==> design/flow/design.v <==
module pow_5_pipe
(
    input             clock,
    input      [17:0] n,
    output reg [17:0] n_pow_5
);
    reg [17:0] n_1, n_2, n_3;
    reg [17:0] n_pow_2, n_pow_3, n_pow_4;
    always @(posedge clock)
    begin
        n_1 <= n;
        n_2 <= n_1;
        n_3 <= n_2;
        n_pow_2 <= n * n;
        n_pow_3 <= n_pow_2 * n_1;
        n_pow_4 <= n_pow_3 * n_2;
        n_pow_5 <= n_pow_4 * n_3;
    end
endmodule
==> design/flow/run.sh <==
#!/bin/bash
# the make line also repeats each setting of config.mk as NAME=value (left out here)
make -C /OpenROAD-flow-scripts/flow DESIGN_CONFIG=/design/flow/config.mk WORK_HOME=/design/flow/orfs CLKGATE_MAP_FILE= finish
==> design/flow/config.mk <==
export PLATFORM = sky130hd
export DESIGN_NAME = pow_5_pipe
export DESIGN_NICKNAME = pow_5_pipe
export VERILOG_FILES = /design/flow/design.v
export SDC_FILE = /design/flow/constraint.sdc
export NUM_CORES = 4
export LEC_CHECK = 0
export ABC_AREA = 0
export CAP_MARGIN = 20
export CELL_PAD_IN_SITES_DETAIL_PLACEMENT = 2
export CORE_MARGIN = 4
export CORE_UTILIZATION = 21
export GPL_ROUTABILITY_DRIVEN = 1
export GPL_TIMING_DRIVEN = 1
export HOLD_SLACK_MARGIN = 0.18
export PLACE_DENSITY_LB_ADDON = 0.29
export SLEW_MARGIN = 15
export TNS_END_PERCENT = 85
==> design/flow/constraint.sdc <==
create_clock -name core_clock -period 7.91 [get_ports {clock}]
set_input_delay 1.5820 -clock core_clock [delete_from_list [all_inputs] [get_ports {clock}]]
set_output_delay 1.5820 -clock core_clock [all_outputs]
set_load 0.01 [all_outputs]
==> results of run 1 <==
per-layer routing:
metal  up-vias  GRT usage
met5         -          0
met4         0    0.02248
li1       6647          -
met3        38    0.01420
met1      7625     0.1300
met2        90     0.2150
cell type report:
type | count | area share
clock buffers | 17 | 0.01809
flip-flops and latches | 122 | 0.1039
repair buffers | 42 | 0.01724
multi-input cells | 1516 | 0.6871
inverters | 623 | 0.09946
clock inverters | 15 | 0.005002
well taps | 1298 | 0.06908
diodes | 1 | 0.0001064
per-stage QoR:
step,util,instance area (um2)
global route,0.2351,23510
global placement,0.2297,22970
finish,0.2351,23510
floorplan,-,21180
CTS,0.2351,23510
detailed placement,0.2297,22970
==> flow_summary.yaml, run 1 <==
# implementation run metrics
floorplanning:
  dieArea_um2: 105800
  row_count: 116
  die_y_um: 325.3
  ios: 37
  die_w_um: 325.3
  core_um2: 100000
  fp_util: 0.2115
worst_setup_path:
  crit_fanout: 14
  endpoint_kind: "flip-flop"
  cp.buffers_inverters: 5
  slowest_stage: "clkdlybuf4s50_1"
  critPathTopFamily: "adder cells"
  critPathRequiredTime_ns: 8.26
  r2r-end: "n_pow_3[17]"
  cp-start-kind: "input port"
  crit_arrival_ns: 7.12
  crit_start: "n[4]"
  reg2reg_depth: 14
  crit_path_max_incr_delay_ns: 0.84
  cp-endpoint: "n_pow_2[15]"
  crit_top_cell: "fa_1"
  r2r_start: "n_1[3]"
  crit_chain: "clkdlybuf4s50_1, and2_1, inv_1, fa_1, fa_1, fa_1, fa_1, inv_1, fa_1, inv_1, fa_1, inv_1, ha_1, o21ai_0, a21oi_1, nor3_1, a311o_1"
  ff2ff_setup_slack_ns: 2.30
  path_depth: 17
  path_class: "in2reg"
route:
  first_pass_iters: 4
  viasPerCell: 3.963
  wl_per_cell_um: 15.33
  drc: 0
  dr_wl_met3_um: 892
  routed-via-count: 14400
  wl_um: 55720
  wl_met1_um: 23880
  drtIter0Drc: 333
  ant_nets: 0
  top_layer: "met4"
  met2_length_um: 30300
global_routing:
  grt_use_total: 0.1110
  grt_pass1_vias: 17690
  grt_pass1_wl_um: 93640
  grt_max_degree: 29
  antenna_found_initial: 0
  overflow: 0
run:
  openroad.warnings: 28
  drv_cap: 0
synthesis:
  synth-compound-area-share: 0.03177
  numSynthFlops: 122
  adder_share: 0.5190
  mux_area_frac: 0.0004733
  syn_area_per_cell_um2: 9.131
  logic_family: "adder cells"
  ys_warn_count: 1
  ys_chip_area_um2: 21150
  common_cells: "inv_1, fa_1, nand2_1, and2_1, ha_1"
  syn-cell-area_um2: 21150
  synth-simple-area-share: 0.1463
  topCellsByArea: "fa_1, ha_1, dfxtp_1"
  edf_count: 0
  synth.most_common_cell: "inv_1"
  ys_seq_share: 0.1155
  top_area_cell: "fa_1"
  yosysUniqueCellTypes: 41
  async_reset_ff_frac: 0
  postSynthCellCount: 2316
  ys_sh_xor: 0.06461
  ys_cells: 2316
  synth_top_area_share: 0.3900
  synthFlopType: "dfxtp_1"
hold_path:
  hold_path.class: "reg2reg"
  hold_path_depth: 0
  hold_end: "n_3[16]"
  hold_start: "n_2[16]"
timing:
  hold_viol: 0
  slew_headroom: 0.3495
  timing.hold.ws_ns: 0.3740
  setup_ws_ns: 1.146
  period_used_share: 0.8551
  timing.final.crit_period_ns: 6.764
  max_slew.worst_pin.slew_ns: 0.9745
  fmax_ghz: 0.1478
  finClkSkew_ns: 0.01398
  rsz0062_at_grt: "false"
  slew_violations: 0
  setup_violations: 0
  setup-tns-final_ns: 0
clocking:
  root_buffer: "clkbuf_16"
  ctsResizeCount: 0
  post_cts_buffers: 0
  ctsHoldBuffers: 0
  numCtsBuffers: 17
  cts_buffer_depth: 2
  cts.sinks: 122
  clk_latency_ns: 0.48
  path_clk_slew_ns: 0.07
  htreeDepth: 4
  cts_tree: "built"
placed_design:
  gp_congestion: 0.7571
  place_ws_ns: 0.6769
  place.port_buffers: 36
  hpwlAfterDp_um: 45780
  dp_cells: 3601
layout:
  syn_to_final_growth_pct: 11.18
  final_cells: 3634
  final_nets: 2971
  logic_area_um2: 16160
  fillers: 11390
  register_area_um2: 2442
status:
  status: "timing/DRC/antenna clean"
==> inputs of run 2 (changes only) <==
ABC_AREA = not set   (was 0)
CELL_PAD_IN_SITES_DETAIL_PLACEMENT = not set   (was 2)
CORE_MARGIN = 2   (was 4)
CORE_UTILIZATION = 68   (was 21)
CTS_CLUSTER_DIAMETER = 371   (was not set)
CTS_CLUSTER_SIZE = 98   (was not set)
GPL_ROUTABILITY_DRIVEN = not set   (was 1)
GPL_TIMING_DRIVEN = not set   (was 1)
HOLD_SLACK_MARGIN = not set   (was 0.18)
PLACE_DENSITY = 0.39   (was not set)
PLACE_DENSITY_LB_ADDON = not set   (was 0.29)
SLEW_MARGIN = 20   (was 15)
TNS_END_PERCENT = not set   (was 85)
clock period = 8.98 ns   (was 7.91 ns; I/O delays follow)
==> flow_summary.yaml, run 2 <==
# implementation run metrics
timing:
  setup-tns-final_ns: 0
  timing.hold.ws_ns: 0.3543
  setup_violations: 0
  slew_headroom: 0.4543
  period_used_share: 0.7775
  hold_viol: 0
  rsz0062_at_grt: "false"
  slew_violations: 0
  timing.final.crit_period_ns: 6.982
  fmax_ghz: 0.1432
  max_slew.worst_pin.slew_ns: 0.8175
  finClkSkew_ns: 0.01676
worst_setup_path:
  critPathTopFamily: "adder cells"
  cp-endpoint: "n_pow_2[16]"
  cp-start-kind: "input port"
  crit_chain: "clkdlybuf4s50_1, and2_1, fa_1, inv_1, fa_1, fa_1, fa_1, inv_1, fa_1, inv_1, fa_1, inv_1, ha_1, or3_1, o21ai_0, a21oi_1, a41oi_1, a21boi_1"
  crit_fanout: 14
  path_class: "in2reg"
  path_depth: 18
  r2r-end: "n_pow_3[17]"
  critPathRequiredTime_ns: 9.34
  crit_top_cell: "fa_1"
  slowest_stage: "clkdlybuf4s50_1"
  endpoint_kind: "flip-flop"
  crit_start: "n[4]"
  cp.buffers_inverters: 5
  reg2reg_depth: 14
  r2r_start: "n_1[3]"
  ff2ff_setup_slack_ns: 3.53
  crit_arrival_ns: 7.35
  crit_path_max_incr_delay_ns: 0.73
hold_path:
  hold_path_depth: 0
  hold_path.class: "reg2reg"
  hold_end: "n_2[16]"
  hold_start: "n_1[16]"
synthesis:
  synth.most_common_cell: "inv_1"
  mux_area_frac: 0.0004733
  synth_top_area_share: 0.3900
  ys_seq_share: 0.1155
  async_reset_ff_frac: 0
  syn-cell-area_um2: 21150
  ys_warn_count: 1
  syn_area_per_cell_um2: 9.131
  common_cells: "inv_1, fa_1, nand2_1, and2_1, ha_1"
  adder_share: 0.5190
  synth-simple-area-share: 0.1463
  yosysUniqueCellTypes: 41
  ys_sh_xor: 0.06461
  synthFlopType: "dfxtp_1"
  ys_cells: 2316
  top_area_cell: "fa_1"
  synth-compound-area-share: 0.03177
  numSynthFlops: 122
  edf_count: 0
  postSynthCellCount: 2316
  ys_chip_area_um2: 21150
  logic_family: "adder cells"
  topCellsByArea: "fa_1, ha_1, dfxtp_1"
floorplanning:
  fp_util: 0.6913
  ios: 37
  die_y_um: 180.4
  core_um2: 30590
  die_w_um: 180.4
  row_count: 64
  dieArea_um2: 32530
route:
  wl_met1_um: 18420
  ant_nets: 0
  top_layer: "met4"
  met2_length_um: 24980
  drc: 0
  viasPerCell: 5.374
  drtIter0Drc: 736
  dr_wl_met3_um: 2186
  routed-via-count: 14660
  wl_um: 47740
  first_pass_iters: 6
  wl_per_cell_um: 17.50
  diodes: 0
clocking:
  numCtsBuffers: 17
  htreeDepth: 4
  ctsHoldBuffers: 0
  cts_tree: "built"
  clk_latency_ns: 0.44
  post_cts_buffers: 0
  cts.sinks: 122
  cts_buffer_depth: 2
  ctsResizeCount: 0
  path_clk_slew_ns: 0.06
  root_buffer: "clkbuf_16"
placed_design:
  dp_cells: 2696
  hpwlAfterDp_um: 37900
  dpl_cell_area_um2: 21810
  place.port_buffers: 36
  gp_congestion: 0.8707
global_routing:
  overflow: 0
  antenna_found_initial: 2
  grt_pass1_vias: 16670
  grt_pass1_wl_um: 82100
  grt_use_total: 0.3229
  grt_max_degree: 35
layout:
  fin_area_um2: 22430
  final_cells: 2728
  syn_to_final_growth_pct: 6.082
  final_nets: 2968
run:
  openroad.warnings: 30
  drv_cap: 0
status:
  status: "timing/DRC/antenna clean"
==> run 2: routing by layer <==
layer  track usage  vias up
met3       0.03820      147
met5             0        -
li1              -     6651
met4        0.1465        0
met1        0.3839     7436
met2        0.5867      426
==> run 2: metrics by stage <==
stage                     worst slack [ns]    util
after floorplan                      2.511       -
after detailed placement             1.602  0.7131
after global placement               1.706  0.7131
final                                1.998  0.7334
after global routing                 1.705  0.7334
after CTS                            2.066  0.7334
==> run 2: layout make-up <==
type	instances	area (um2)
tap	396	495.5
fill	2344	8155
clock buffer	20	456.7
clock inverter	12	162.7
multi-input combinational	1516	16160
timing repair buffer	39	382.9
inverter	623	2338
sequential	122	2442
==> inputs of run 3 (changes only) <==
ABC_AREA = 1   (was not set)
CORE_UTILIZATION = 72   (was 68)
CTS_CLUSTER_DIAMETER = 85   (was 371)
CTS_CLUSTER_SIZE = 89   (was 98)
PLACE_DENSITY = not set   (was 0.39)
PLACE_DENSITY_LB_ADDON = 0.26   (was not set)
clock period = 4.53 ns   (was 8.98 ns; I/O delays follow)
==> flow_summary.yaml, run 3 <==
# physical design summary
status:
  status: "aborted with a tool error"
  haltStage: "global routing"
  error: "[ERROR GRT-0116] Global routing finished with congestion. Check the congestion regions in the DRC Viewer."
synthesis:
  yosysUniqueCellTypes: 38
  postSynthCellCount: 2978
  syn_area_per_cell_um2: 7.615
  top_area_cell: "fa_1"
  ys_sh_xor: 0.03669
  ys_chip_area_um2: 22680
  async_reset_ff_frac: 0
  synth-simple-area-share: 0.1622
  synth.most_common_cell: "inv_1"
  logic_family: "adder cells"
  ys_cells: 2978
  ys_warn_count: 1
  syn-cell-area_um2: 22680
  synthFlopType: "dfxtp_1"
  ys_seq_share: 0.1077
  topCellsByArea: "fa_1, inv_1, nand2_1"
  numSynthFlops: 122
  common_cells: "inv_1, nand2_1, fa_1, ha_1, dfxtp_1"
  mux_area_frac: 0
  adder_share: 0.4840
  synth_top_area_share: 0.3637
  synth-compound-area-share: 0.02295
  edf_count: 0
floorplanning:
  dieArea_um2: 32930
  ios: 37
  fp_util: 0.7356
  row_count: 64
  die_w_um: 181.5
  core_um2: 30830
  die_y_um: 181.5
placed_design:
  gp_congestion: 0.9202
  hpwlAfterDp_um: 49160
  dpl_cell_area_um2: 25850
  place.port_buffers: 36
clocking:
  numCtsBuffers: 17
  htreeDepth: 4
  root_buffer: "clkbuf_16"
  cts.sinks: 122
  cts_buffer_depth: 2
  ctsHoldBuffers: 0
global_routing:
  grt_use_total: 0.6682
  overflow: 2
-- run 3: metrics by stage --
step,worst slack [ns],setup TNS [ns],cells
2_1_floorplan,-0.6786,-3.178,2986
3_3_place_gp,-1.287,-15.45,3625
3_5_place_dp,-1.497,-19.95,3625
4_1_cts,-0.4537,-3.984,3721
-- run 3: routing by layer --
metal  overflow  global-route usage
met1          0              0.6554
met2          2              0.8857
met3          0              0.4651
met4          0              0.6722
met5          0              0.1867
-- run 3: timing repair --
| item | in CTS |
|---|---|
| endpoints found under the setup margin | 34 |
| setup buffers | 68 |
| cloned | 1 |
| pin swaps | 191 |
| resized | 479 |
==> inputs of run 4 (changes only) <==
CORE_UTILIZATION = 64   (was 72)
CTS_CLUSTER_DIAMETER = not set   (was 85)
CTS_CLUSTER_SIZE = not set   (was 89)
PLACE_DENSITY = 0.37   (was not set)
PLACE_DENSITY_LB_ADDON = not set   (was 0.26)
clock period = 2.79 ns   (was 4.53 ns; I/O delays follow)
==> flow_summary.yaml, run 4 <==
# implementation run metrics
status:
  status: "failed layout checks"
  violations: "negative setup slack"
run:
  drv_cap: 0
  openroad.warnings: 33
clocking:
  ctsHoldBuffers: 0
  path_clk_slew_ns: 0.07
  htreeDepth: 4
  cts_buffer_depth: 2
  root_buffer: "clkbuf_16"
  numCtsBuffers: 17
  clk_latency_ns: 0.46
  cts.sinks: 122
  cts_tree: "built"
timing:
  fmax_ghz: 0.2039
  period_used_share: 1.758
  timing.final.crit_period_ns: 4.905
  setup_ws_ns: -2.115
  hold_viol: 0
  setup_violations: 53
  slew_violations: 0
  finClkSkew_ns: 0.01123
  rsz0062_at_grt: "true"
floorplanning:
  fp_util: 0.6533
  die_w_um: 192.2
  ios: 37
  die_y_um: 192.2
  row_count: 68
  core_um2: 34710
  dieArea_um2: 36960
worst_setup_path:
  ff2ff_setup_slack_ns: -2.11
  critPathTopFamily: "adder cells"
  crit_arrival_ns: 5.23
  cp-start-kind: "flip-flop"
  crit_fanout: 6
  crit_path_max_incr_delay_ns: 0.58
  reg2reg_depth: 20
  cp-endpoint: "n_pow_3[15]"
  r2r-end: "n_pow_3[15]"
  slowest_stage: "fa_2"
  crit_start: "n_1[8]"
  path_depth: 20
  r2r_start: "n_1[8]"
  critPathRequiredTime_ns: 3.12
  endpoint_kind: "flip-flop"
  crit_chain: "buf_6, buf_6, nand2_4, inv_2, fa_1, inv_2, fa_2, inv_2, fa_2, ha_4, fa_1, fa_2, ha_4, a21oi_4, o21ai_4, a21oi_2, nor2_1, o21ai_1, nand2_1, xor2_2"
  cp.buffers_inverters: 5
  path_class: "reg2reg"
layout:
  final_nets: 4019
  fin_area_um2: 30470
  final_cells: 3838
  syn_to_final_growth_pct: 34.36
  utilization: 0.8778
placed_design:
  place.port_buffers: 36
  gp_congestion: 0.8879
  hpwlAfterDp_um: 45120
  place_ws_ns: -2.823
  dpl_cell_area_um2: 26700
  dp_cells: 3699
route:
  wl_per_cell_um: 17.51
  wl_um: 67210
  ant_nets: 0
  routed-via-count: 20150
  drc: 0
  diodes: 0
  viasPerCell: 5.251
  first_pass_iters: 6
  drtIter0Drc: 1428
synthesis:
  mux_area_frac: 0
  syn-cell-area_um2: 22680
  ys_sh_xor: 0.03669
  numSynthFlops: 122
  ys_cells: 2978
  top_area_cell: "fa_1"
  common_cells: "inv_1, nand2_1, fa_1, ha_1, dfxtp_1"
  synthFlopType: "dfxtp_1"
  logic_family: "adder cells"
  ys_warn_count: 1
  synth.most_common_cell: "inv_1"
  postSynthCellCount: 2978
  synth-simple-area-share: 0.1622
  syn_area_per_cell_um2: 7.615
  ys_chip_area_um2: 22680
  async_reset_ff_frac: 0
  adder_share: 0.4840
  synth-compound-area-share: 0.02295
  ys_seq_share: 0.1077
  topCellsByArea: "fa_1, inv_1, nand2_1"
  yosysUniqueCellTypes: 38
  synth_top_area_share: 0.3637
  edf_count: 0
hold_path:
  hold_path.class: "reg2reg"
  hold_end: "n_2[17]"
  hold_start: "n_1[17]"
  hold_path_depth: 0
global_routing:
  grt_use_total: 0.3425
  grt_pass1_wl_um: 98810
  antenna_found_initial: 1
  grt_pass1_vias: 20950
  overflow: 0
  grt_max_degree: 18
run 4: through the flow:
stage          hold slack, ns  setup TNS (ns)
4_1_cts                0.3513          -73.72
2_1_floorplan          0.3258          -63.90
3_3_place_gp           0.3401          -91.34
6_report               0.3502          -79.11
3_5_place_dp           0.3377          -93.66
5_1_grt                0.3652          -84.80
run 4: layout make-up:
class	count	area (um2)
Clock buffer	20	466.7
Inverter	1007	3790
Sequential cell	122	2629
Multi-Input combinational cell	1759	18490
Timing Repair Buffer	463	4318
Tap cell	455	569.3
Fill cell	1709	4243
Clock inverter	12	210.2
run 4: timing repair:
action / 4_1_cts / 5_1_grt
resized: 493 / 260
pin swaps: 213 / 168
endpoints found under the hold margin: 0 / 0
cloned: 1 / 0
endpoints found under the setup margin: 56 / 55
buffers inserted: 60 / 59
run 4: metal layers:
layer,global-route usage,up-vias,share of wire
li1,-,9069,-
met1,0.4139,9896,0.37
met2,0.6237,869,0.51
met3,0.04458,317,0.064
met4,0.1239,2,0.054
met5,0,-,0.00016
==> inputs of run 5 (changes only) <==
CAP_MARGIN = 0   (was 20)
CORE_UTILIZATION = 72   (was 64)
CTS_CLUSTER_DIAMETER = 210   (was not set)
PLACE_DENSITY = not set   (was 0.37)
PLACE_DENSITY_LB_ADDON = 0.02   (was not set)
SETUP_SLACK_MARGIN = -0.36   (was not set)
clock period = 3.49 ns   (was 2.79 ns; I/O delays follow)
==> flow_summary.yaml, run 5 <==
# physical design summary
status:
  status: "aborted with a tool error"
  haltStage: "global routing"
  error: "[ERROR GRT-0232] Routing congestion too high. Check the congestion heatmap in the GUI."
synthesis:
  mux_area_frac: 0
  adder_share: 0.4840
  syn_area_per_cell_um2: 7.615
  ys_cells: 2978
  ys_seq_share: 0.1077
  ys_chip_area_um2: 22680
  ys_warn_count: 1
  top_area_cell: "fa_1"
  numSynthFlops: 122
  postSynthCellCount: 2978
  synth.most_common_cell: "inv_1"
  common_cells: "inv_1, nand2_1, fa_1, ha_1, dfxtp_1"
  yosysUniqueCellTypes: 38
  edf_count: 0
  synth_top_area_share: 0.3637
  ys_sh_xor: 0.03669
  synthFlopType: "dfxtp_1"
  async_reset_ff_frac: 0
  topCellsByArea: "fa_1, inv_1, nand2_1"
  logic_family: "adder cells"
  synth-simple-area-share: 0.1622
  syn-cell-area_um2: 22680
  synth-compound-area-share: 0.02295
floorplanning:
  fp_util: 0.7356
  die_w_um: 181.5
  ios: 37
  row_count: 64
  die_y_um: 181.5
  core_um2: 30830
  dieArea_um2: 32930
clocking:
  cts_buffer_depth: 2
  ctsHoldBuffers: 0
  cts.sinks: 122
  numCtsBuffers: 17
  root_buffer: "clkbuf_16"
  htreeDepth: 4
global_routing:
  overflow: 3170
  grt_use_total: 0.9890
placed_design:
  place.port_buffers: 36
  dpl_cell_area_um2: 26560
  place_ws_ns: -2.247
  gp_congestion: 0.9087
  hpwlAfterDp_um: 47610
run 5: what timing repair did:
action                                  CTS
gates cloned                              4
endpoints found under the setup margin   47
pin swaps                               195
setup buffers                            72
gates resized                           450
run 5: through the flow:
stage | TNS (ns) | cells | utilization
4_1_cts | -42.16 | 3751 | 0.9388
3_5_place_dp | -60.08 | 3652 | 0.8614
3_3_place_gp | -56.18 | 3652 | 0.8614
2_1_floorplan | -31.93 | 2986 | -
run 5: routing by layer:
layer  overflow  global-route usage
met5          0              0.1659
met3         14              0.6831
met4        566               1.135
met1         20              0.8695
met2       2570               1.374
==> inputs of run 6 (changes only) <==
ABC_AREA = not set   (was 1)
CORE_ASPECT_RATIO = 0.92   (was not set)
CTS_CLUSTER_DIAMETER = 380   (was 210)
CTS_CLUSTER_SIZE = 15   (was not set)
SETUP_SLACK_MARGIN = -0.46   (was -0.36)
clock period = 4.58 ns   (was 3.49 ns; I/O delays follow)
==> flow_summary.yaml, run 6 <==
# implementation run metrics
worst_setup_path:
  critPathRequiredTime_ns: 4.90
  crit_start: "n[4]"
  path_class: "in2reg"
  crit_arrival_ns: 5.54
  reg2reg_depth: 18
  ff2ff_setup_slack_ns: -0.63
  crit_path_max_incr_delay_ns: 0.56
  endpoint_kind: "flip-flop"
  critPathTopFamily: "adder cells"
  path_depth: 19
  cp-start-kind: "input port"
  crit_chain: "buf_8, buf_4, nand2_4, fa_1, fa_1, inv_2, fa_1, fa_1, fa_1, inv_2, fa_1, inv_2, ha_4, or3_4, o21ai_2, nor2_1, a21oi_1, a41oi_1, a21boi_2"
  slowest_stage: "fa_1"
  r2r_start: "n_3[5]"
  cp.buffers_inverters: 5
  r2r-end: "n_pow_5[17]"
  cp-endpoint: "n_pow_2[16]"
  crit_top_cell: "fa_1"
  crit_fanout: 6
global_routing:
  grt_max_degree: 17
  overflow: 0
  grt_pass1_vias: 17680
  grt_pass1_wl_um: 87770
  antenna_found_initial: 0
  grt_use_total: 0.3736
route:
  routed-via-count: 16290
  viasPerCell: 5.407
  ant_nets: 0
  first_pass_iters: 5
  wl_per_cell_um: 18.74
  drtIter0Drc: 1197
  wl_um: 56430
  diodes: 0
  drc: 0
synthesis:
  ys_sh_xor: 0.06461
  logic_family: "adder cells"
  yosysUniqueCellTypes: 41
  numSynthFlops: 122
  ys_cells: 2316
  adder_share: 0.5190
  synthFlopType: "dfxtp_1"
  ys_warn_count: 1
  synth_top_area_share: 0.3900
  common_cells: "inv_1, fa_1, nand2_1, and2_1, ha_1"
  synth.most_common_cell: "inv_1"
  synth-compound-area-share: 0.03177
  async_reset_ff_frac: 0
  mux_area_frac: 0.0004733
  syn_area_per_cell_um2: 9.131
  ys_chip_area_um2: 21150
  synth-simple-area-share: 0.1463
  ys_seq_share: 0.1155
  top_area_cell: "fa_1"
  postSynthCellCount: 2316
  topCellsByArea: "fa_1, ha_1, dfxtp_1"
  syn-cell-area_um2: 21150
  edf_count: 0
floorplanning:
  core_um2: 29050
  die_w_um: 182.7
  fp_util: 0.7279
  die_y_um: 168.4
  dieArea_um2: 30760
  row_count: 60
  ios: 37
run:
  drv_cap: 0
  openroad.warnings: 31
hold_path:
  hold_path.class: "reg2reg"
  hold_path_depth: 0
  hold_end: "n_2[16]"
  hold_start: "n_1[16]"
layout:
  final_nets: 3276
  final_cells: 3012
  syn_to_final_growth_pct: 20.84
  utilization: 0.8796
  fin_area_um2: 25550
placed_design:
  gp_congestion: 0.9385
  dpl_cell_area_um2: 24160
  dp_cells: 2971
  hpwlAfterDp_um: 43480
  place.port_buffers: 36
clocking:
  cts_tree: "built"
  htreeDepth: 4
  numCtsBuffers: 17
  path_clk_slew_ns: 0.06
  clk_latency_ns: 0.45
  cts_buffer_depth: 2
  root_buffer: "clkbuf_16"
  cts.sinks: 122
timing:
  max_slew.worst_pin.slew_ns: 0.5807
  period_used_share: 1.139
  finClkSkew_ns: 0.01253
  hold_viol: 0
  setup-tns-final_ns: -8.304
  timing.final.crit_period_ns: 5.218
  fmax_ghz: 0.1917
  setup_ws_ns: -0.6377
  rsz0062_at_grt: "true"
  slew_violations: 0
  setup_violations: 28
  slew_headroom: 0.6124
status:
  status: "failed layout checks"
  violations: "negative setup slack"
==> run 6: per-stage QoR <==
step / hold slack [ns] / setup slack [ns]
after global placement: 0.3483 / -1.430
after global routing: 0.3800 / -0.7769
final: 0.3652 / -0.6377
after CTS: 0.3733 / -0.5870
after floorplan: 0.3236 / -0.7445
after detailed placement: 0.3677 / -1.561
==> run 6: cell type report <==
type	count	area, um2
Clock inverter	10	91.34
Fill cell	1446	3498
Clock buffer	22	484.2
Inverter	623	2338
Tap cell	372	465.4
Timing Repair Buffer	347	2731
Sequential cell	122	2527
Multi-Input combinational cell	1516	16920
==> run 6: repair_timing <==
item,in CTS,in global routing
hold buffers,0,0
gates resized,125,191
setup endpoints to repair,17,21
buffers inserted,17,28
pin swaps,38,128
==> run 6: layer usage <==
| metal | share of wire | vias to the layer above | wire (um) | global-route usage |
|---|---|---|---|---|
| li1 | - | 7260 | - | - |
| met1 | 0.39 | 8140 | 22280 | 0.4903 |
| met2 | 0.48 | 702 | 27120 | 0.6090 |
| met3 | 0.082 | 185 | 4615 | 0.07809 |
| met4 | 0.043 | 0 | 2419 | 0.1560 |
| met5 | 0 | - | 0 | 0 |
==> inputs of run 7 (changes only) <==
CAP_MARGIN = 20   (was 0)
CORE_ASPECT_RATIO = 1.03   (was 0.92)
CORE_UTILIZATION = 50   (was 72)
CTS_CLUSTER_DIAMETER = 128   (was 380)
CTS_CLUSTER_SIZE = not set   (was 15)
GPL_TIMING_DRIVEN = 0   (was not set)
HOLD_SLACK_MARGIN = 0.1   (was not set)
SETUP_SLACK_MARGIN = not set   (was -0.46)
TNS_END_PERCENT = 80   (was not set)
clock period = 11.0 ns   (was 4.58 ns; I/O delays follow)
==> flow_summary.yaml, run 7 <==
# implementation run metrics
clocking:
  clk_latency_ns: 0.44
  cts_tree: "built"
  cts.sinks: 122
  cts_buffer_depth: 2
  htreeDepth: 4
  ctsHoldBuffers: 0
  post_cts_buffers: 0
  numCtsBuffers: 17
  root_buffer: "clkbuf_16"
  path_clk_slew_ns: 0.06
  ctsResizeCount: 0
floorplanning:
  die_w_um: 206.6
  core_um2: 41750
  row_count: 76
  fp_util: 0.5066
  dieArea_um2: 43960
  die_y_um: 212.7
  ios: 37
route:
  wl_met1_um: 21980
  wl_per_cell_um: 17.40
  wl_um: 51130
  diodes: 0
  met2_length_um: 26050
  dr_wl_met3_um: 1779
  drtIter0Drc: 580
  ant_nets: 0
  drc: 0
  viasPerCell: 4.880
  first_pass_iters: 5
  top_layer: "met4"
  routed-via-count: 14340
worst_setup_path:
  slowest_stage: "clkdlybuf4s50_1"
  path_class: "in2reg"
  crit_chain: "clkdlybuf4s50_1, clkbuf_1, nand2_1, fa_1, fa_1, inv_1, fa_1, fa_1, fa_1, inv_1, fa_1, inv_1, ha_1, or3_1, o21ai_0, a21oi_1, a41oi_1, a21boi_1"
  crit_top_cell: "fa_1"
  r2r-end: "n_pow_3[17]"
  crit_path_max_incr_delay_ns: 0.66
  endpoint_kind: "flip-flop"
  cp-endpoint: "n_pow_2[16]"
  reg2reg_depth: 15
  critPathRequiredTime_ns: 11.35
  ff2ff_setup_slack_ns: 5.18
  cp-start-kind: "input port"
  r2r_start: "n_1[4]"
  crit_arrival_ns: 8.23
  crit_start: "n[4]"
  cp.buffers_inverters: 5
  critPathTopFamily: "adder cells"
  path_depth: 18
  crit_fanout: 10
hold_path:
  hold_path_depth: 0
  hold_end: "n_2[7]"
  hold_path.class: "reg2reg"
  hold_start: "n_1[7]"
timing:
  slew_violations: 0
  fmax_ghz: 0.1268
  max_slew.worst_pin.slew_ns: 0.7236
  period_used_share: 0.7172
  timing.final.crit_period_ns: 7.889
  setup-tns-final_ns: 0
  rsz0062_at_grt: "false"
  hold_viol: 0
  setup_violations: 0
  slew_headroom: 0.5176
  finClkSkew_ns: 0.01612
global_routing:
  grt_max_degree: 17
  grt_pass1_vias: 15860
  grt_use_total: 0.2540
  antenna_found_initial: 0
  overflow: 0
  grt_pass1_wl_um: 84040
synthesis:
  edf_count: 0
  synth-simple-area-share: 0.1463
  ys_sh_xor: 0.06461
  async_reset_ff_frac: 0
  synth_top_area_share: 0.3900
  adder_share: 0.5190
  ys_seq_share: 0.1155
  ys_warn_count: 1
  syn-cell-area_um2: 21150
  top_area_cell: "fa_1"
  postSynthCellCount: 2316
  common_cells: "inv_1, fa_1, nand2_1, and2_1, ha_1"
  yosysUniqueCellTypes: 41
  mux_area_frac: 0.0004733
  synthFlopType: "dfxtp_1"
  ys_chip_area_um2: 21150
  logic_family: "adder cells"
  topCellsByArea: "fa_1, ha_1, dfxtp_1"
  syn_area_per_cell_um2: 9.131
  synth-compound-area-share: 0.03177
  synth.most_common_cell: "inv_1"
  numSynthFlops: 122
  ys_cells: 2316
placed_design:
  place.port_buffers: 36
  gp_congestion: 0.8613
  dp_cells: 2906
  hpwlAfterDp_um: 42160
layout:
  final_nets: 3028
  syn_to_final_growth_pct: 7.969
  final_cells: 2938
status:
  status: "timing/DRC/antenna clean"
run:
  openroad.warnings: 28
  drv_cap: 0
run 7: per-stage QoR:
step           cell area [um2]  hold slack, ns  setup slack (ns)    util
3_5_place_dp             22220          0.3359             2.575  0.5323
2_1_floorplan            21180          0.3236             4.127       -
4_1_cts                  22830          0.3510             3.008  0.5470
3_3_place_gp             22220          0.3392             2.591  0.5323
5_1_grt                  22830          0.3577             2.656  0.5470
6_report                 22830          0.3487             3.111  0.5470
run 7: metal layers:
layer / GRT usage / vias up
met5: 0 / -
met4: 0.07143 / 0
met3: 0.02763 / 66
met2: 0.4568 / 268
met1: 0.3228 / 7223
li1: - / 6780
run 7: area by class of cell:
| cell class | count | area (um2) |
|---|---|---|
| Tap cell | 546 | 683.2 |
| Clock inverter | 13 | 158.9 |
| Clock buffer | 19 | 452.9 |
| Sequential cell | 122 | 2442 |
| Buffer | 63 | 241.5 |
| Inverter | 623 | 2338 |
| Fill cell | 3896 | 18910 |
| Multi-Input combinational cell | 1516 | 16160 |
| Timing Repair Buffer | 36 | 360.3 |
==> inputs of run 8 (changes only) <==
CAP_MARGIN = 0   (was 20)
CORE_ASPECT_RATIO = 0.92   (was 1.03)
CORE_UTILIZATION = 72   (was 50)
CTS_CLUSTER_DIAMETER = not set   (was 128)
CTS_CLUSTER_SIZE = 15   (was not set)
GPL_TIMING_DRIVEN = not set   (was 0)
HOLD_SLACK_MARGIN = not set   (was 0.1)
SETUP_SLACK_MARGIN = 0.83   (was not set)
TNS_END_PERCENT = not set   (was 80)
clock period = 5.7 ns   (was 11.0 ns; I/O delays follow)
==> flow_summary.yaml, run 8 <==
# implementation run metrics
synthesis:
  async_reset_ff_frac: 0
  common_cells: "inv_1, fa_1, nand2_1, and2_1, ha_1"
  syn_area_per_cell_um2: 9.131
  ys_cells: 2316
  ys_seq_share: 0.1155
  topCellsByArea: "fa_1, ha_1, dfxtp_1"
  ys_sh_xor: 0.06461
  ys_warn_count: 1
  yosysUniqueCellTypes: 41
  adder_share: 0.5190
  postSynthCellCount: 2316
  synthFlopType: "dfxtp_1"
  synth_top_area_share: 0.3900
  top_area_cell: "fa_1"
  mux_area_frac: 0.0004733
  numSynthFlops: 122
  edf_count: 0
  syn-cell-area_um2: 21150
  synth-compound-area-share: 0.03177
  synth-simple-area-share: 0.1463
  logic_family: "adder cells"
  synth.most_common_cell: "inv_1"
  ys_chip_area_um2: 21150
hold_path:
  hold_path.class: "reg2reg"
  hold_path_depth: 0
  hold_end: "n_2[16]"
  hold_start: "n_1[16]"
layout:
  final_nets: 3148
  utilization: 0.8619
  syn_to_final_growth_pct: 18.41
global_routing:
  grt_pass1_vias: 17400
  grt_use_total: 0.3687
  overflow: 0
  grt_pass1_wl_um: 87600
  antenna_found_initial: 2
  grt_max_degree: 24
worst_setup_path:
  endpoint_kind: "flip-flop"
  path_class: "in2reg"
  critPathTopFamily: "adder cells"
  critPathRequiredTime_ns: 6.08
  crit_chain: "dlygate4sd2_1, buf_4, nand2_1, inv_1, fa_1, inv_1, fa_1, fa_1, fa_1, fa_1, fa_1, inv_1, ha_1, and3_1, a41oi_1, a21boi_2"
  cp-start-kind: "input port"
  r2r_start: "n_2[8]"
  cp-endpoint: "n_pow_2[16]"
  reg2reg_depth: 17
  crit_arrival_ns: 5.78
  ff2ff_setup_slack_ns: 0.41
  crit_top_cell: "fa_1"
  crit_path_max_incr_delay_ns: 0.58
  slowest_stage: "fa_1"
  cp.buffers_inverters: 5
  path_depth: 16
  r2r-end: "n_pow_4[16]"
  crit_fanout: 5
  crit_start: "n[12]"
floorplanning:
  die_w_um: 182.7
  ios: 37
  dieArea_um2: 30760
  core_um2: 29050
  die_y_um: 168.4
  fp_util: 0.7279
  row_count: 60
clocking:
  clk_latency_ns: 0.45
  ctsHoldBuffers: 0
  numCtsBuffers: 17
  cts_buffer_depth: 2
  root_buffer: "clkbuf_16"
  cts.sinks: 122
  cts_tree: "built"
  htreeDepth: 4
  path_clk_slew_ns: 0.06
timing:
  setup_violations: 0
  slew_violations: 0
  period_used_share: 0.9477
  fmax_ghz: 0.1851
  setup-tns-final_ns: 0
  finClkSkew_ns: 0.01359
  rsz0062_at_grt: "true"
  hold_viol: 0
  timing.final.crit_period_ns: 5.402
run:
  drv_cap: 0
  openroad.warnings: 31
route:
  first_pass_iters: 6
  wl_per_cell_um: 19.79
  wl_um: 57110
  drc: 0
  drtIter0Drc: 1432
  viasPerCell: 5.617
  routed-via-count: 16210
  ant_nets: 0
status:
  status: "timing/DRC/antenna clean"
placed_design:
  gp_congestion: 0.8852
  hpwlAfterDp_um: 39610
  place.port_buffers: 36
-- run 8: per-stage QoR --
| step | worst slack [ns] | area, um2 | hold slack [ns] | std cells |
|---|---|---|---|---|
| 6_report | 0.2982 | 25040 | 0.3641 | 2886 |
| 5_1_grt | 0.1722 | 25040 | 0.3638 | 2884 |
| 4_1_cts | 0.3649 | 24330 | 0.3587 | 2847 |
| 3_5_place_dp | -0.5621 | 22660 | 0.3432 | 2768 |
| 3_3_place_gp | -0.4378 | 22660 | 0.3356 | 2768 |
| 2_1_floorplan | 0.1515 | 21390 | 0.3236 | 2324 |
-- run 8: timing repair --
item	CTS	global route
resized	257	124
endpoints found under the setup margin	25	21
pin swaps	103	86
cloned	0	0
buffers inserted	47	37
-- run 8: layout make-up --
class / instances / area (um2)
Timing Repair Buffer: 219 / 1903
Clock inverter: 13 / 239.0
Clock buffer: 19 / 432.9
Multi-Input combinational cell: 1516 / 17040
Sequential cell: 122 / 2614
Inverter: 623 / 2338
Antenna cell: 2 / 5.005
Tap cell: 372 / 465.4
Fill cell: 1537 / 4013
-- run 8: layer usage --
layer  track usage  part of all wire  up-vias
met5             0                 0        -
met4        0.1280             0.045        0
met3       0.07809             0.084      229
met2        0.6180              0.49      898
met1        0.4794              0.38     8074
li1              -                 -     7009
==> inputs of run 9 (changes only) <==
ABC_AREA = 1   (was not set)
CAP_MARGIN = 20   (was 0)
CORE_ASPECT_RATIO = 1.44   (was 0.92)
CTS_CLUSTER_DIAMETER = 374   (was not set)
CTS_CLUSTER_SIZE = 98   (was 15)
PLACE_DENSITY_LB_ADDON = not set   (was 0.02)
SETUP_SLACK_MARGIN = 0.98   (was 0.83)
TNS_END_PERCENT = 5   (was not set)
clock period = 4.2 ns   (was 5.7 ns; I/O delays follow)
==> flow_summary.yaml, run 9 <==
# implementation run metrics
clocking:
  htreeDepth: 4
  path_clk_slew_ns: 0.07
  cts_tree: "built"
  cts.sinks: 122
  root_buffer: "clkbuf_16"
  ctsHoldBuffers: 0
  numCtsBuffers: 17
  cts_buffer_depth: 2
  clk_latency_ns: 0.45
timing:
  fmax_ghz: 0.1966
  finClkSkew_ns: 0.02408
  timing.final.crit_period_ns: 5.087
  setup-tns-final_ns: -18.38
  hold_viol: 0
  slew_violations: 0
  rsz0062_at_grt: "true"
  setup_ws_ns: -0.8871
  period_used_share: 1.211
  setup_violations: 36
synthesis:
  syn-cell-area_um2: 22680
  synth-compound-area-share: 0.02295
  top_area_cell: "fa_1"
  logic_family: "adder cells"
  numSynthFlops: 122
  synthFlopType: "dfxtp_1"
  syn_area_per_cell_um2: 7.615
  topCellsByArea: "fa_1, inv_1, nand2_1"
  ys_cells: 2978
  postSynthCellCount: 2978
  ys_warn_count: 1
  mux_area_frac: 0
  ys_seq_share: 0.1077
  ys_sh_xor: 0.03669
  async_reset_ff_frac: 0
  synth-simple-area-share: 0.1622
  ys_chip_area_um2: 22680
  common_cells: "inv_1, nand2_1, fa_1, ha_1, dfxtp_1"
  adder_share: 0.4840
  synth_top_area_share: 0.3637
  edf_count: 0
  synth.most_common_cell: "inv_1"
  yosysUniqueCellTypes: 38
route:
  diodes: 0
  ant_nets: 0
  drtIter0Drc: 1454
  first_pass_iters: 19
  wl_per_cell_um: 18.56
  routed-via-count: 20210
  viasPerCell: 5.466
  drc: 0
  wl_um: 68620
worst_setup_path:
  crit_chain: "buf_4, buf_4, nand2_1, inv_1, fa_1, inv_1, fa_1, inv_1, ha_1, inv_1, fa_1, fa_1, fa_1, inv_1, ha_4, a21o_1, inv_2, o21ai_2, o21bai_1, nand2_1, nand2_1, a21oi_1, xor2_1"
  r2r_start: "n_3[4]"
  endpoint_kind: "flip-flop"
  crit_fanout: 6
  ff2ff_setup_slack_ns: -0.89
  r2r-end: "n_pow_5[15]"
  cp.buffers_inverters: 8
  crit_path_max_incr_delay_ns: 0.57
  critPathTopFamily: "adder cells"
  critPathRequiredTime_ns: 4.53
  cp-start-kind: "flip-flop"
  crit_arrival_ns: 5.42
  path_depth: 23
  slowest_stage: "fa_1"
  reg2reg_depth: 23
  cp-endpoint: "n_pow_5[15]"
  crit_start: "n_3[4]"
  path_class: "reg2reg"
placed_design:
  place_ws_ns: -1.658
  gp_congestion: 0.9118
  hpwlAfterDp_um: 46700
  place.port_buffers: 36
  dpl_cell_area_um2: 25720
hold_path:
  hold_end: "n_2[16]"
  hold_path_depth: 0
  hold_start: "n_1[16]"
  hold_path.class: "reg2reg"
run:
  drv_cap: 0
  openroad.warnings: 33
global_routing:
  overflow: 0
  grt_max_degree: 21
  antenna_found_initial: 0
  grt_pass1_vias: 22110
  grt_use_total: 0.3905
  grt_pass1_wl_um: 102700
floorplanning:
  fp_util: 0.7262
  die_y_um: 217.0
  row_count: 78
  dieArea_um2: 32960
  die_w_um: 151.9
  core_um2: 31230
  ios: 37
status:
  status: "failed layout checks"
  violations: "negative setup slack"
layout:
  fin_area_um2: 27980
  final_nets: 3933
  syn_to_final_growth_pct: 23.39
## run 9: area by class of cell
cell class	count	area, um2
Clock buffer	18	429.2
Tap cell	400	500.5
Inverter	1007	3780
Fill cell	1442	3247
Clock inverter	14	138.9
Timing Repair Buffer	377	3233
Sequential cell	122	2594
Multi-Input combinational cell	1759	17310
## run 9: what timing repair did
action                                  in CTS  in global routing
buffers inserted                             9                  3
gates resized                              338                141
endpoints found under the setup margin      53                 51
gates cloned                                 2                  0
pin swaps                                   87                 89
## run 9: layer usage
layer  GRT usage  part of all wire
met5           0                 0
met4      0.2745             0.094
met3     0.04361             0.061
met2      0.7320              0.53
met1      0.4043              0.32
## run 9: through the flow
step,hold WS [ns],utilization,std cells
2_1_floorplan,0.3258,-,2986
3_3_place_gp,0.3480,0.8237,3651
3_5_place_dp,0.3466,0.8237,3651
4_1_cts,0.3573,0.8744,3694
5_1_grt,0.3656,0.8960,3697
6_report,0.3574,0.8960,3697
==> inputs of run 10 (changes only) <==
ABC_AREA = not set   (was 1)
CORE_ASPECT_RATIO = not set   (was 1.44)
CTS_CLUSTER_DIAMETER = 400   (was 374)
CTS_CLUSTER_SIZE = 10   (was 98)
PLACE_DENSITY = 0.4   (was not set)
SETUP_SLACK_MARGIN = 0.52   (was 0.98)
clock period = 3.89 ns   (was 4.2 ns; I/O delays follow)
==> flow_summary.yaml, run 10 <==
# implementation run metrics
route:
  ant_nets: 0
  wl_per_cell_um: 19.31
  diodes: 0
  wl_um: 58190
  drc: 0
  viasPerCell: 5.515
  routed-via-count: 16620
  drtIter0Drc: 1085
  first_pass_iters: 5
global_routing:
  grt_pass1_wl_um: 89460
  overflow: 0
  grt_pass1_vias: 18930
  grt_use_total: 0.3752
  antenna_found_initial: 0
  grt_max_degree: 19
hold_path:
  hold_path.class: "reg2reg"
  hold_end: "n_2[16]"
  hold_start: "n_1[16]"
  hold_path_depth: 0
clocking:
  cts_tree: "built"
  cts.sinks: 122
  cts_buffer_depth: 2
  path_clk_slew_ns: 0.07
  root_buffer: "clkbuf_16"
  ctsHoldBuffers: 0
  numCtsBuffers: 17
  clk_latency_ns: 0.46
  htreeDepth: 4
synthesis:
  ys_cells: 2316
  synth-compound-area-share: 0.03177
  synthFlopType: "dfxtp_1"
  syn-cell-area_um2: 21150
  postSynthCellCount: 2316
  syn_area_per_cell_um2: 9.131
  mux_area_frac: 0.0004733
  topCellsByArea: "fa_1, ha_1, dfxtp_1"
  ys_warn_count: 1
  ys_chip_area_um2: 21150
  ys_seq_share: 0.1155
  numSynthFlops: 122
  yosysUniqueCellTypes: 41
  logic_family: "adder cells"
  top_area_cell: "fa_1"
  edf_count: 0
  synth_top_area_share: 0.3900
  adder_share: 0.5190
  async_reset_ff_frac: 0
  synth-simple-area-share: 0.1463
  ys_sh_xor: 0.06461
  common_cells: "inv_1, fa_1, nand2_1, and2_1, ha_1"
  synth.most_common_cell: "inv_1"
run:
  drv_cap: 0
  openroad.warnings: 33
placed_design:
  hpwlAfterDp_um: 42860
  dpl_cell_area_um2: 24110
  dp_cells: 2968
  place.port_buffers: 36
  gp_congestion: 0.8851
timing:
  finClkSkew_ns: 0.01315
  slew_violations: 0
  hold_viol: 0
  setup_violations: 41
  timing.hold.ws_ns: 0.3690
  rsz0062_at_grt: "true"
  timing.final.crit_period_ns: 5.060
  period_used_share: 1.301
  fmax_ghz: 0.1976
  setup_ws_ns: -1.170
worst_setup_path:
  path_class: "in2reg"
  cp.buffers_inverters: 5
  ff2ff_setup_slack_ns: -1.12
  crit_path_max_incr_delay_ns: 0.57
  crit_top_cell: "fa_1"
  crit_arrival_ns: 5.46
  reg2reg_depth: 23
  r2r-end: "n_pow_5[17]"
  cp-start-kind: "input port"
  crit_start: "n[6]"
  critPathRequiredTime_ns: 4.29
  cp-endpoint: "n_pow_2[16]"
  r2r_start: "n_3[5]"
  endpoint_kind: "flip-flop"
  critPathTopFamily: "adder cells"
  crit_chain: "buf_2, buf_4, and2_1, ha_1, xor2_1, fa_1, inv_1, ha_1, fa_1, fa_1, inv_1, fa_1, inv_1, ha_1, a21o_1, and2_1, o21ai_2, a21oi_2, a41oi_2, a21boi_2"
  slowest_stage: "fa_1"
  crit_fanout: 6
  path_depth: 20
layout:
  utilization: 0.8969
  fin_area_um2: 25810
  final_nets: 3266
  final_cells: 3013
  fillers: 1305
  syn_to_final_growth_pct: 22.06
floorplanning:
  die_y_um: 175.4
  fp_util: 0.7348
  die_w_um: 175.4
  core_um2: 28780
  dieArea_um2: 30760
  ios: 37
  row_count: 62
status:
  violations: "negative setup slack"
  status: "failed layout checks"
==> run 10: final cells by class <==
| cell class | instances | area, um2 | share of cell area |
|---|---|---|---|
| multi-input cells | 1516 | 16950 | 0.6564 |
| repair buffers | 337 | 2865 | 0.1110 |
| flip-flops and latches | 122 | 2544 | 0.09854 |
| inverters | 623 | 2338 | 0.09059 |
| well taps | 384 | 480.5 | 0.01861 |
| clock buffers | 19 | 452.9 | 0.01755 |
| clock inverters | 12 | 187.7 | 0.007271 |
==> run 10: stage by stage <==
stage / worst slack, ns / setup TNS (ns)
after floorplan: -1.299 / -25.47
after global routing: -1.377 / -36.11
after detailed placement: -2.093 / -43.82
final: -1.170 / -30.31
after CTS: -1.115 / -27.18
after global placement: -1.929 / -39.80
==> run 10: metal layers <==
layer / GRT usage / wire, um / vias up
li1: - / - / 7252
met1: 0.3836 / 19610 / 8314
met2: 0.7019 / 30780 / 718
met3: 0.05996 / 3099 / 333
met4: 0.2507 / 4694 / 0
met5: 0 / 0 / -
==> run 10: what timing repair did <==
action / CTS / global route
setup buffers: 3 / 11
gates resized: 231 / 133
setup endpoints to repair: 51 / 49
cloned: 0 / 0
pin swaps: 58 / 101
==> inputs of run 11 (changes only) <==
CAP_MARGIN = 10   (was 20)
CELL_PAD_IN_SITES_DETAIL_PLACEMENT = 0   (was not set)
CELL_PAD_IN_SITES_GLOBAL_PLACEMENT = 0   (was not set)
CORE_UTILIZATION = 47   (was 72)
CTS_CLUSTER_DIAMETER = not set   (was 400)
CTS_CLUSTER_SIZE = not set   (was 10)
GPL_TIMING_DRIVEN = 1   (was not set)
MAX_ROUTING_LAYER = met4   (was not set)
PLACE_DENSITY = 0.49   (was 0.4)
SETUP_SLACK_MARGIN = 1.25   (was 0.52)
TNS_END_PERCENT = 75   (was 5)
clock period = 7.64 ns   (was 3.89 ns; I/O delays follow)
==> flow_summary.yaml, run 11 <==
# implementation run metrics
timing:
  hold_viol: 0
  timing.final.crit_period_ns: 6.253
  rsz0062_at_grt: "false"
  slew_headroom: 0.4003
  setup_violations: 0
  slew_violations: 0
  finClkSkew_ns: 0.01464
  setup-tns-final_ns: 0
  fmax_ghz: 0.1599
  max_slew.worst_pin.slew_ns: 0.8983
  period_used_share: 0.8185
synthesis:
  ys_warn_count: 1
  ys_cells: 2316
  numSynthFlops: 122
  top_area_cell: "fa_1"
  edf_count: 0
  mux_area_frac: 0.0004733
  syn-cell-area_um2: 21150
  synth.most_common_cell: "inv_1"
  common_cells: "inv_1, fa_1, nand2_1, and2_1, ha_1"
  yosysUniqueCellTypes: 41
  ys_sh_xor: 0.06461
  synth-compound-area-share: 0.03177
  syn_area_per_cell_um2: 9.131
  postSynthCellCount: 2316
  logic_family: "adder cells"
  synth-simple-area-share: 0.1463
  ys_seq_share: 0.1155
  ys_chip_area_um2: 21150
  synthFlopType: "dfxtp_1"
  adder_share: 0.5190
  async_reset_ff_frac: 0
  topCellsByArea: "fa_1, ha_1, dfxtp_1"
  synth_top_area_share: 0.3900
global_routing:
  overflow: 0
  grt_pass1_wl_um: 86860
  grt_max_degree: 20
  antenna_found_initial: 1
  grt_use_total: 0.2504
  grt_pass1_vias: 16200
worst_setup_path:
  critPathRequiredTime_ns: 8.03
  path_class: "in2reg"
  cp-endpoint: "n_pow_2[16]"
  cp-start-kind: "input port"
  crit_path_max_incr_delay_ns: 0.55
  reg2reg_depth: 17
  crit_fanout: 4
  crit_top_cell: "fa_1"
  ff2ff_setup_slack_ns: 2.02
  path_depth: 18
  endpoint_kind: "flip-flop"
  cp.buffers_inverters: 5
  crit_start: "n[12]"
  critPathTopFamily: "adder cells"
  slowest_stage: "clkdlybuf4s50_1"
  crit_arrival_ns: 6.64
  r2r_start: "n_2[3]"
  crit_chain: "clkdlybuf4s50_1, and2_1, inv_1, fa_1, fa_1, inv_1, fa_1, fa_1, fa_1, inv_1, fa_1, inv_1, ha_1, or3_4, o21ai_0, a21oi_1, a41oi_1, a21boi_1"
  r2r-end: "n_pow_4[16]"
layout:
  register_area_um2: 2442
  syn_to_final_growth_pct: 7.928
  final_nets: 2982
  fillers: 4274
  fin_area_um2: 22820
  logic_area_um2: 16160
floorplanning:
  row_count: 77
  fp_util: 0.4772
  die_w_um: 216.1
  ios: 37
  die_y_um: 216.1
  core_um2: 44320
  dieArea_um2: 46710
clocking:
  clk_latency_ns: 0.46
  ctsHoldBuffers: 0
  path_clk_slew_ns: 0.06
  post_cts_buffers: 0
  cts.sinks: 122
  htreeDepth: 4
  cts_buffer_depth: 2
  cts_tree: "built"
  ctsResizeCount: 4
  numCtsBuffers: 17
  root_buffer: "clkbuf_16"
placed_design:
  dpl_cell_area_um2: 22170
  hpwlAfterDp_um: 42080
  place.port_buffers: 36
  gp_congestion: 0.8427
route:
  wl_um: 51640
  ant_nets: 0
  routed-via-count: 14200
  top_layer: "met4"
  wl_met1_um: 21620
  drc: 0
  met2_length_um: 27180
  dr_wl_met3_um: 1443
  first_pass_iters: 5
  diodes: 0
  viasPerCell: 4.833
  drtIter0Drc: 508
  wl_per_cell_um: 17.58
hold_path:
  hold_path.class: "reg2reg"
  hold_start: "n_1[16]"
  hold_path_depth: 0
  hold_end: "n_2[16]"
run:
  drv_cap: 0
  openroad.warnings: 29
status:
  status: "timing/DRC/antenna clean"
[run 11: per-stage QoR]
step                setup WS (ns)  hold slack (ns)    util  instances
finish                      1.387           0.3480  0.5150       2938
global route                1.258           0.3600  0.5150       2938
CTS                         1.280           0.3525  0.5145       2938
detailed placement         0.6111           0.3412  0.5001       2906
global placement           0.5782           0.3383  0.5001       2906
floorplan                   1.439           0.3236       -       2324
[run 11: metal layers]
layer	vias up	GRT usage
met4	0	0.07763
li1	6679	-
met2	214	0.4452
met3	90	0.02961
met1	7217	0.2968
met5	-	-
[run 11: final cells by class]
class | count | area share
multi-input combinational | 1516 | 0.7082
clock inverter | 13 | 0.008332
timing repair buffer | 53 | 0.02171
inverter | 623 | 0.1025
sequential | 122 | 0.1070
clock buffer | 19 | 0.01984
tap | 592 | 0.03245
==> inputs of run 12 (changes only) <==
ABC_AREA = 1   (was not set)
CAP_MARGIN = 20   (was 10)
CELL_PAD_IN_SITES_DETAIL_PLACEMENT = not set   (was 0)
CELL_PAD_IN_SITES_GLOBAL_PLACEMENT = not set   (was 0)
CORE_UTILIZATION = 72   (was 47)
CTS_CLUSTER_SIZE = 94   (was not set)
GPL_TIMING_DRIVEN = not set   (was 1)
MAX_ROUTING_LAYER = not set   (was met4)
PLACE_DENSITY = 0.39   (was 0.49)
SETUP_SLACK_MARGIN = not set   (was 1.25)
TNS_END_PERCENT = not set   (was 75)
clock period = 2.94 ns   (was 7.64 ns; I/O delays follow)
==> flow_summary.yaml, run 12 <==
# physical design summary
placed_design:
  hpwlAfterDp_um: 48590
  gp_congestion: 0.9334
  place.port_buffers: 36
  dp_cells: 3652
clocking:
  htreeDepth: 4
  ctsHoldBuffers: 0
  root_buffer: "clkbuf_16"
  cts_buffer_depth: 2
  numCtsBuffers: 17
  cts.sinks: 122
synthesis:
  ys_seq_share: 0.1077
  synth-simple-area-share: 0.1622
  syn-cell-area_um2: 22680
  mux_area_frac: 0
  common_cells: "inv_1, nand2_1, fa_1, ha_1, dfxtp_1"
  ys_warn_count: 1
  synth.most_common_cell: "inv_1"
  ys_chip_area_um2: 22680
  synthFlopType: "dfxtp_1"
  logic_family: "adder cells"
  numSynthFlops: 122
  synth-compound-area-share: 0.02295
  ys_cells: 2978
  yosysUniqueCellTypes: 38
  synth_top_area_share: 0.3637
  postSynthCellCount: 2978
  top_area_cell: "fa_1"
  ys_sh_xor: 0.03669
  async_reset_ff_frac: 0
  syn_area_per_cell_um2: 7.615
  edf_count: 0
  adder_share: 0.4840
  topCellsByArea: "fa_1, inv_1, nand2_1"
floorplanning:
  row_count: 64
  die_y_um: 181.5
  die_w_um: 181.5
  fp_util: 0.7356
  core_um2: 30830
  dieArea_um2: 32930
  ios: 37
status:
  haltStage: "global routing"
  status: "aborted with a tool error"
  error: "[ERROR DPL-0038] Utilization greater than 100%, impossible to legalize"
==> run 12: repair_timing <==
item	in CTS
pin swaps	196
buffers inserted	72
gates cloned	3
endpoints found under the setup margin	55
gates resized	458
==> run 12: through the flow <==
| stage | hold slack, ns | setup TNS [ns] | area, um2 | worst slack, ns |
|---|---|---|---|---|
| after floorplan | 0.3258 | -56.49 | 24320 | -1.952 |
| after global placement | 0.3669 | -81.20 | 26710 | -2.565 |
| after detailed placement | 0.3646 | -85.41 | 26710 | -2.658 |
| after CTS | 0.3725 | -68.82 | 29190 | -2.008 |
==> inputs of run 13 (changes only) <==
CAP_MARGIN = 40   (was 20)
CORE_UTILIZATION = 38   (was 72)
CTS_CLUSTER_DIAMETER = 317   (was not set)
CTS_CLUSTER_SIZE = 100   (was 94)
PLACE_DENSITY = 0.68   (was 0.39)
SLEW_MARGIN = 0   (was 20)
TNS_END_PERCENT = 30   (was not set)
clock period = 4.34 ns   (was 2.94 ns; I/O delays follow)
==> flow_summary.yaml, run 13 <==
# implementation run metrics
timing:
  setup_violations: 28
  fmax_ghz: 0.2064
  setup_ws_ns: -0.5041
  timing.final.crit_period_ns: 4.844
  slew_violations: 0
  setup-tns-final_ns: -8.657
  finClkSkew_ns: 0.01313
  period_used_share: 1.116
  hold_viol: 0
  rsz0062_at_grt: "true"
synthesis:
  top_area_cell: "fa_1"
  ys_seq_share: 0.1077
  async_reset_ff_frac: 0
  syn_area_per_cell_um2: 7.615
  synth_top_area_share: 0.3637
  ys_warn_count: 1
  logic_family: "adder cells"
  ys_cells: 2978
  synth-simple-area-share: 0.1622
  numSynthFlops: 122
  common_cells: "inv_1, nand2_1, fa_1, ha_1, dfxtp_1"
  synthFlopType: "dfxtp_1"
  synth-compound-area-share: 0.02295
  topCellsByArea: "fa_1, inv_1, nand2_1"
  ys_sh_xor: 0.03669
  synth.most_common_cell: "inv_1"
  mux_area_frac: 0
  yosysUniqueCellTypes: 38
  adder_share: 0.4840
  ys_chip_area_um2: 22680
  postSynthCellCount: 2978
  syn-cell-area_um2: 22680
  edf_count: 0
route:
  routed-via-count: 18200
  wl_per_cell_um: 12.69
  top_layer: "met4"
  dr_wl_met3_um: 1519
  viasPerCell: 4.447
  first_pass_iters: 5
  ant_nets: 0
  diodes: 0
  wl_um: 51940
  drc: 0
  met2_length_um: 27760
  wl_met1_um: 21210
  drtIter0Drc: 660
floorplanning:
  dieArea_um2: 61650
  die_w_um: 248.3
  ios: 37
  core_um2: 59020
  fp_util: 0.3842
  die_y_um: 248.3
  row_count: 89
layout:
  fillers: 5506
  utilization: 0.4817
  final_cells: 4093
  final_nets: 3956
  syn_to_final_growth_pct: 25.36
hold_path:
  hold_start: "n_1[17]"
  hold_path.class: "reg2reg"
  hold_path_depth: 0
  hold_end: "n_2[17]"
clocking:
  ctsHoldBuffers: 0
  cts.sinks: 122
  root_buffer: "clkbuf_16"
  cts_tree: "built"
  numCtsBuffers: 17
  path_clk_slew_ns: 0.06
  cts_buffer_depth: 2
  clk_latency_ns: 0.47
  htreeDepth: 4
run:
  openroad.warnings: 31
  drv_cap: 0
placed_design:
  dp_cells: 4036
  gp_congestion: 0.8637
  hpwlAfterDp_um: 43280
  place_ws_ns: -1.465
  place.port_buffers: 36
worst_setup_path:
  cp-start-kind: "flip-flop"
  crit_chain: "buf_6, nand2_4, inv_2, fa_1, inv_2, fa_1, fa_1, inv_1, fa_1, fa_1, inv_2, fa_1, inv_2, ha_4, nand4_1, inv_2, nand2_2, o2111ai_4, nand3b_1, nand2_1"
  crit_fanout: 4
  crit_arrival_ns: 5.21
  path_depth: 20
  endpoint_kind: "flip-flop"
  path_class: "reg2reg"
  slowest_stage: "fa_1"
  crit_top_cell: "fa_1"
  r2r_start: "n_pow_4[10]"
  cp-endpoint: "n_pow_5[17]"
  crit_start: "n_pow_4[10]"
  reg2reg_depth: 20
  critPathTopFamily: "adder cells"
  r2r-end: "n_pow_5[17]"
  critPathRequiredTime_ns: 4.71
  crit_path_max_incr_delay_ns: 0.53
  ff2ff_setup_slack_ns: -0.50
  cp.buffers_inverters: 7
global_routing:
  grt_max_degree: 18
  overflow: 0
  grt_use_total: 0.1816
  grt_pass1_wl_um: 89510
  antenna_found_initial: 0
  grt_pass1_vias: 19500
status:
  violations: "negative setup slack"
  status: "failed layout checks"
run 13: metrics by stage:
stage / hold WS (ns) / area [um2]
global route: 0.3690 / 28430
finish: 0.3601 / 28430
global placement: 0.3558 / 26520
floorplan: 0.3258 / 23110
detailed placement: 0.3565 / 26520
CTS: 0.3582 / 27830
run 13: final cells by class:
type,instances,area [um2],share of cell area
Multi-Input combinational cell,1759,17120,0.6020
Inverter,1007,3780,0.1330
Timing Repair Buffer,400,3416,0.1202
Sequential cell,122,2577,0.09067
Tap cell,773,967.2,0.03402
Clock buffer,21,450.4,0.01584
Clock inverter,11,122.6,0.004313
run 13: repair_timing:
action	4_1_cts	5_1_grt
resized	278	156
cloned	3	0
pin swaps	87	69
hold endpoints to repair	0	0
buffers inserted	14	9
setup endpoints to repair	37	36
run 13: metal layers:
layer | track usage | vias up
li1 | - | 8938
met1 | 0.2050 | 8878
met2 | 0.3451 | 278
met3 | 0.02683 | 106
met4 | 0.06320 | 0
met5 | 0 | -
